==> flow/design.v (excerpt) <==
module MOTOR_TOP#(   
    parameter C_AXI_ID_WIDTH       = 4,         
    parameter C_AXI_ADDR_WIDTH     = 16,        
    parameter C_AXI_DATA_WIDTH     = 64,        
    parameter C_AXI_NBURST_SUPPORT = 1'b0,      
    parameter C_AXI_BURST_TYPE     = 2'b00,     
    parameter WATCH_DOG_WIDTH      = 12,         
    parameter C_ADDR_SUMOFFSET     =   32'h0000_1000,
    parameter C_ADDR_MOTOR2ETH     =   32'h0000_0000,       
    parameter C_ADDR_ETH2MOTOR     =   32'hE000_0000    
)(    
    input                               sys_clk,
    input                               sys_rst,
   	output                            	saxi_wready,  
   	input [C_AXI_ID_WIDTH-1:0]        	saxi_wid,     
   	input [C_AXI_ADDR_WIDTH-1:0]      	saxi_waddr,   
   	input [7:0]                       	saxi_wlen,    
   	input [2:0]                       	saxi_wsize,   
   	input [1:0]                       	saxi_wburst,  
   	input [1:0]                       	saxi_wlock,   
   	input [3:0]                       	saxi_wcache,  
   	input [2:0]                       	saxi_wprot,   
   	input                             	saxi_wvalid,  
   	output                            	saxi_wd_wready,   
   	input [C_AXI_DATA_WIDTH-1:0]      	saxi_wd_wdata,     
   	input [C_AXI_DATA_WIDTH/8-1:0]    	saxi_wd_wstrb,     
   	input                             	saxi_wd_wlast,     
   	input                             	saxi_wd_wvalid,    
   	output  [C_AXI_ID_WIDTH-1:0]      	saxi_wb_bid,      
   	output  [1:0]                     	saxi_wb_bresp,    
   	output                            	saxi_wb_bvalid,   
   	input                             	saxi_wb_bready,   
   	output                            	saxi_rready,      
   	input [C_AXI_ID_WIDTH-1:0]        	saxi_rid,         
   	input [C_AXI_ADDR_WIDTH-1:0]      	saxi_raddr,       
   	input [7:0]                       	saxi_rlen,        
   	input [2:0]                       	saxi_rsize,       
   	input [1:0]                       	saxi_rburst,      
   	input [1:0]                       	saxi_rlock,       
   	input [3:0]                       	saxi_rcache,      
   	input [2:0]                       	saxi_rprot,       
   	input                             	saxi_rvalid,      
   	output  [C_AXI_ID_WIDTH-1:0]       	saxi_rd_rid,      
  ...
Settings: LEC_CHECK=0, CAP_MARGIN=20, CORE_MARGIN=2, CORE_UTILIZATION=40, SLEW_MARGIN=20; clock period 8.67 ns.
run.sh (not shown) runs the stock make flow with config.mk's settings and CLKGATE_MAP_FILE=.
Rerun with:
- CORE_UTILIZATION: 40 -> 58
- clock period: 8.67 -> 5.04 ns (I/O delays scaled with it)
Design area is about the same.
Clock power increases by 68%.
Sequential cell count does not change.
Setup slack gets worse by 0.79 ns.
Global-route usage increases by 8.1 points.
Area after synthesis stays the same.
Register-to-register slack gets worse by 2.5 ns.
First-iteration DRC count increases by 4.8%.
Clock-buffer cell count increases by 2.
Die area decreases by 31%.
Rerun with:
- CORE_UTILIZATION: 58 -> 72
- CTS_CLUSTER_SIZE: default -> 99
- clock period: 5.04 -> 13.4 ns (I/O delays scaled with it)
Effect:
- clock power falls by about 60%
- setup slack gains 2.3 ns
- non-clock buffer count drops by 31
- global-route usage went up by 5.9 points
- core utilization goes up by 15 points
- critical path depth does not change
- count of clock-buffer cells in the layout goes down by 4
- die size goes down by 19%
- hold slack is about the same
Rerun with:
- CORE_UTILIZATION: 72 -> 71
- CTS_CLUSTER_SIZE: 99 -> default
- PLACE_DENSITY_LB_ADDON: default -> 0.24
- SETUP_SLACK_MARGIN: default -> 0.72
- clock period: 13.4 -> 5.04 ns (I/O delays scaled with it)
Outcome: Worst setup slack gets worse by 2.0 ns; die size rises by about 1.4%; cell area is higher by about 3%; total power rises to 2.6 times its value; via count rises by about 3%; utilization went up by 2.0 points; worst hold slack gets worse by 0.0037 ns; sequential share of layout area goes down by 0.97 points; combinational power went up to 2.8 times its value; register-to-register slack gets worse by 4.5 ns.

== job 4828 ==
MOTOR_TOP again, from the RTL that the note above started with.
## MOTOR_TOP
module MOTOR_TOP#(   
    parameter C_AXI_ID_WIDTH       = 4,         
    parameter C_AXI_ADDR_WIDTH     = 16,        
    parameter C_AXI_DATA_WIDTH     = 64,        
    parameter C_AXI_NBURST_SUPPORT = 1'b0,      
    parameter C_AXI_BURST_TYPE     = 2'b00,     
    parameter WATCH_DOG_WIDTH      = 12,         
    parameter C_ADDR_SUMOFFSET     =   32'h0000_1000,
    parameter C_ADDR_MOTOR2ETH     =   32'h0000_0000,       
    parameter C_ADDR_ETH2MOTOR     =   32'hE000_0000    
)(    
    input                               sys_clk,
    input                               sys_rst,
   	output                            	saxi_wready,  
   	input [C_AXI_ID_WIDTH-1:0]        	saxi_wid,     
   	input [C_AXI_ADDR_WIDTH-1:0]      	saxi_waddr,   
   	input [7:0]                       	saxi_wlen,    
   	input [2:0]                       	saxi_wsize,   
   	input [1:0]                       	saxi_wburst,  
   	input [1:0]                       	saxi_wlock,   
   	input [3:0]                       	saxi_wcache,  
   	input [2:0]                       	saxi_wprot,   
  ...
==> flow/config.mk <==
export PLATFORM = sky130hd
export DESIGN_NAME = MOTOR_TOP
export DESIGN_NICKNAME = MOTOR_TOP
export VERILOG_FILES = /design/flow/design.v
export SDC_FILE = /design/flow/constraint.sdc
export NUM_CORES = 4
export LEC_CHECK = 0
export ABC_AREA = 1
export CAP_MARGIN = 20
export CORE_ASPECT_RATIO = 0.93
export CORE_MARGIN = 2
export CORE_UTILIZATION = 72
export CTS_CLUSTER_SIZE = 16
export GPL_ROUTABILITY_DRIVEN = 1
export HOLD_SLACK_MARGIN = -0.09
export MIN_ROUTING_LAYER = met1
export PLACE_DENSITY = 0.78
export SETUP_SLACK_MARGIN = 0.65
export SLEW_MARGIN = 10
==> flow/constraint.sdc <==
create_clock -name core_clock -period 4.91 [get_ports {sys_clk}]
set_input_delay 0.9820 -clock core_clock [delete_from_list [all_inputs] [get_ports {sys_clk}]]
set_output_delay 0.9820 -clock core_clock [all_outputs]
set_load 0.01 [all_outputs]
diff inputs: job 4828 => job 9551
# job 4828
export LEC_CHECK = 0
export ABC_AREA = 1
export CAP_MARGIN = 20
export CORE_ASPECT_RATIO = 0.93
export CORE_MARGIN = 2
export CORE_UTILIZATION = 72
export CTS_CLUSTER_SIZE = 16
export GPL_ROUTABILITY_DRIVEN = 1
export HOLD_SLACK_MARGIN = -0.09
export MIN_ROUTING_LAYER = met1
export PLACE_DENSITY = 0.78
export SETUP_SLACK_MARGIN = 0.65
export SLEW_MARGIN = 10
create_clock -name core_clock -period 4.91 [get_ports {sys_clk}]
# job 9551
export LEC_CHECK = 0
export ABC_AREA = 0
export CAP_MARGIN = 20
export CORE_MARGIN = 2
export CORE_UTILIZATION = 72
export CTS_CLUSTER_SIZE = 99
export SLEW_MARGIN = 20
create_clock -name core_clock -period 11.5 [get_ports {sys_clk}]
==> results <==
Job 9551 | stages: all done | timing, DRC, antenna: all pass
Worst setup slack for job 9551: 1430 ps up relative to job 4828
The well-tap cell count in job 4828 is 1.09 times that in job 9551.
Job 9551 ended up with fewer standard cells than job 4828.
Cmp job 9551 and job 4828 / number of inverters outside the clock class in the layout / higher: job 4828
The number of clock buffers in the layout in job 9551 sits 2.0% above the value recorded for job 4828.
Synthesized area, job 9551 and job 4828: larger value in job 4828
Input-level comparison between job 4247 and job 9551:
# job 9551
export LEC_CHECK = 0
export ABC_AREA = 0
export CAP_MARGIN = 20
export CORE_MARGIN = 2
export CORE_UTILIZATION = 72
export CTS_CLUSTER_SIZE = 99
export SLEW_MARGIN = 20
create_clock -name core_clock -period 11.5 [get_ports {sys_clk}]
# job 4247
export LEC_CHECK = 0
export CAP_MARGIN = 20
export CORE_MARGIN = 2
export CORE_UTILIZATION = 40
export SLEW_MARGIN = 20
create_clock -name core_clock -period 10.0 [get_ports {sys_clk}]
==> results <==
Job 4247 did not stop at any stage, and its layout met the timing, DRC and antenna checks.
Of job 4247 and job 9551, the run reporting the higher part of the power in combinational logic was job 9551.
Side by side, final design utilization turned out lower in job 4247 than in job 9551.
When the final numbers for job 4247 and job 9551 were put side by side, the setup slack of the critical path after layout turned out to be greater in job 9551.
Compared with job 9551, job 4247 shows a higher half-perimeter wire length after placement.
For total net switching power, dividing the value from job 4247 by the value from job 9551 gives 1.2.
Compare job 4247 and job 9551 | via count of the first global-routing pass lower: job 4247
Routed length on met2 in job 4247 is about 1.2% lower than in job 9551
Against job 9551, job 4247 comes in 2.0 points higher on power share of the clock group.
The sequential share of cell area reported for job 4247 is smaller than that of job 9551 by 0.77 points.
Detailed-route wire length on job 4247 is up relative to job 9551.
Modified inputs, job 1612 compared to job 4247
# job 4247
export LEC_CHECK = 0
export CAP_MARGIN = 20
export CORE_MARGIN = 2
export CORE_UTILIZATION = 40
export SLEW_MARGIN = 20
create_clock -name core_clock -period 10.0 [get_ports {sys_clk}]
# job 1612
export LEC_CHECK = 0
export CAP_MARGIN = 20
export CORE_MARGIN = 2
export CORE_UTILIZATION = 23
export SLEW_MARGIN = 20
create_clock -name core_clock -period 8.67 [get_ports {sys_clk}]
Notes after the runs:
- Compare job 4247 and job 1612 | relative contribution of combinational cells to total power lower: job 1612
- Job 1612 against job 4247; clock buffer count is down by more than 10%.
- Job 4247 and job 1612 ended up with nearly the same total number of vias.
- Compared with job 4247, non-clock buffer count in job 1612 increased by a few percent.

Starting RTL as in the previous note.
clock: 7.72 ns
lec_check: 0
abc_area: 1
cap_margin: 20
core_margin: 2
core_utilization: 66
cts_cluster_size: 99
slew_margin: 20
The starting point ran to the end with no violations.
Edit:
Settings changed: ABC_AREA 1 to not set, CORE_UTILIZATION 66 to 40, CTS_CLUSTER_SIZE 99 to not set, MIN_ROUTING_LAYER set to met2, SETUP_SLACK_MARGIN set to -0.86.
Clock period 7.72 ns to 10.0 ns, I/O delays scaled along.
Effect:
- The changed run produced a clean layout
- global-route usage goes down by 2.2 points
- clock power decreases by 18%
- worst hold slack gets better by 0.026 ns
- wire length fell by 5.3%
- utilization shrinks by 28 points
- flip-flop count stays the same
- cell count shrinks by 11%
- clock-buffer cell count decreases by 4
- power goes down by 28%
- setup slack improves by 0.53 ns
Edit:
Settings changed: MIN_ROUTING_LAYER met2 to not set, SETUP_SLACK_MARGIN -0.86 to not set.
Clock period 10.0 ns to 5.62 ns, I/O delays scaled along.
Effect: Final cell count came out higher slightly. Synthesized cell count stays the same. Routed wire length came out lower by a few percent. Die area is unchanged. Worst hold slack degrades by 0.0089 ns. Non-clock buffer count came out higher by 12.
Power is estimated from default activity; no workload was simulated.
